Design convolution_stage2, start of the top module:
module convolution_stage2 (
          in1,
          in2,
          in3,
          in4,
          in5,
          in6,
          in7,
          in8,
          clk,
          rst,
          start,
          conv_out
  );
input [99:0] in1, in2, in3, in4, in5, in6, in7, in8;
input         clk, rst, start;
output reg [7:0] conv_out;
wire  [3:0]  in1_1, in1_2, in1_3, in1_4, in1_5, in1_6, in1_7, in1_8, in1_9, in1_10, in1_11, in1_12, in1_13;
wire [3:0]   in1_14, in1_15, in1_16, in1_17, in1_18, in1_19, in1_20, in1_21, in1_22, in1_23, in1_24, in1_25;
wire  [3:0]  in2_1, in2_2, in2_3, in2_4, in2_5, in2_6, in2_7, in2_8, in2_9, in2_10, in2_11, in2_12, in2_13;
wire [3:0]   in2_14, in2_15, in2_16, in2_17, in2_18, in2_19, in2_20, in2_21, in2_22, in2_23, in2_24, in2_25;
wire  [3:0]  in3_1, in3_2, in3_3, in3_4, in3_5, in3_6, in3_7, in3_8, in3_9, in3_10, in3_11, in3_12, in3_13;
wire [3:0]   in3_14, in3_15, in3_16, in3_17, in3_18, in3_19, in3_20, in3_21, in3_22, in3_23, in3_24, in3_25;
wire  [3:0]  in4_1, in4_2, in4_3, in4_4, in4_5, in4_6, in4_7, in4_8, in4_9, in4_10, in4_11, in4_12, in4_13;
wire [3:0]   in4_14, in4_15, in4_16, in4_17, in4_18, in4_19, in4_20, in4_21, in4_22, in4_23, in4_24, in4_25;
wire  [3:0]  in5_1, in5_2, in5_3, in5_4, in5_5, in5_6, in5_7, in5_8, in5_9, in5_10, in5_11, in5_12, in5_13;
wire [3:0]   in5_14, in5_15, in5_16, in5_17, in5_18, in5_19, in5_20, in5_21, in5_22, in5_23, in5_24, in5_25;
wire  [3:0]  in6_1, in6_2, in6_3, in6_4, in6_5, in6_6, in6_7, in6_8, in6_9, in6_10, in6_11, in6_12, in6_13;
wire [3:0]   in6_14, in6_15, in6_16, in6_17, in6_18, in6_19, in6_20, in6_21, in6_22, in6_23, in6_24, in6_25;
wire  [3:0]  in7_1, in7_2, in7_3, in7_4, in7_5, in7_6, in7_7, in7_8, in7_9, in7_10, in7_11, in7_12, in7_13;
wire [3:0]   in7_14, in7_15, in7_16, in7_17, in7_18, in7_19, in7_20, in7_21, in7_22, in7_23, in7_24, in7_25;
  ...
Size: about 8 flip-flops, roughly 810 I/O pins.
make LEC_CHECK=0 CAP_MARGIN=20 CORE_ASPECT_RATIO=0.5 CORE_MARGIN=2 CORE_UTILIZATION=67 CTS_CLUSTER_DIAMETER=223 CTS_CLUSTER_SIZE=97 SETUP_SLACK_MARGIN=1.98 SLEW_MARGIN=20 finish   # period 8.15 ns
run.sh (not shown) runs the stock make flow with config.mk's settings and CLKGATE_MAP_FILE=.
The starting point completed and failed the layout checks on setup timing.
Rerun with:
--- a/flow/config.mk
+++ b/flow/config.mk
@@ -8,8 +8,4 @@
 export CAP_MARGIN = 20
-export CORE_ASPECT_RATIO = 0.5
 export CORE_MARGIN = 2
-export CORE_UTILIZATION = 67
-export CTS_CLUSTER_DIAMETER = 223
-export CTS_CLUSTER_SIZE = 97
-export SETUP_SLACK_MARGIN = 1.98
+export CORE_UTILIZATION = 40
 export SLEW_MARGIN = 20
==> flow/constraint.sdc (replaced) <==
create_clock -name core_clock -period 14.0 [get_ports {clk}]
set_input_delay 2.8000 -clock core_clock [delete_from_list [all_inputs] [get_ports {clk}]]
set_output_delay 2.8000 -clock core_clock [all_outputs]
set_load 0.01 [all_outputs]
Outcome: The changed run produced a clean layout. Core utilization goes down by 43 points. Sequential share of layout area barely changes. Final cell count drops by about 4.4%. Design area falls by about 12%. Via count came out lower by 21%. Routed wire length fell by about 11%. Synthesized cell count does not change. Die area increases by 66%. Hold slack is better by 1.1 ns.
Rerun with:
--- a/flow/config.mk
+++ b/flow/config.mk
@@ -7,5 +7,10 @@
 export LEC_CHECK = 0
+export ABC_AREA = 1
 export CAP_MARGIN = 20
+export CORE_ASPECT_RATIO = 0.5
 export CORE_MARGIN = 2
-export CORE_UTILIZATION = 40
+export CORE_UTILIZATION = 67
+export CTS_CLUSTER_DIAMETER = 342
+export CTS_CLUSTER_SIZE = 100
 export SLEW_MARGIN = 20
+export TNS_END_PERCENT = 5
Result: The new run finished clean. Worst hold slack gains 0.024 ns. Count of clock-buffer cells in the layout does not change. Wire length goes down by 13%. Non-clock buffer count goes down by 10. Via count goes up by 21%. Worst setup slack loses 0.20 ns. Sequential share of layout area stays flat. Core utilization goes up by 31 points.
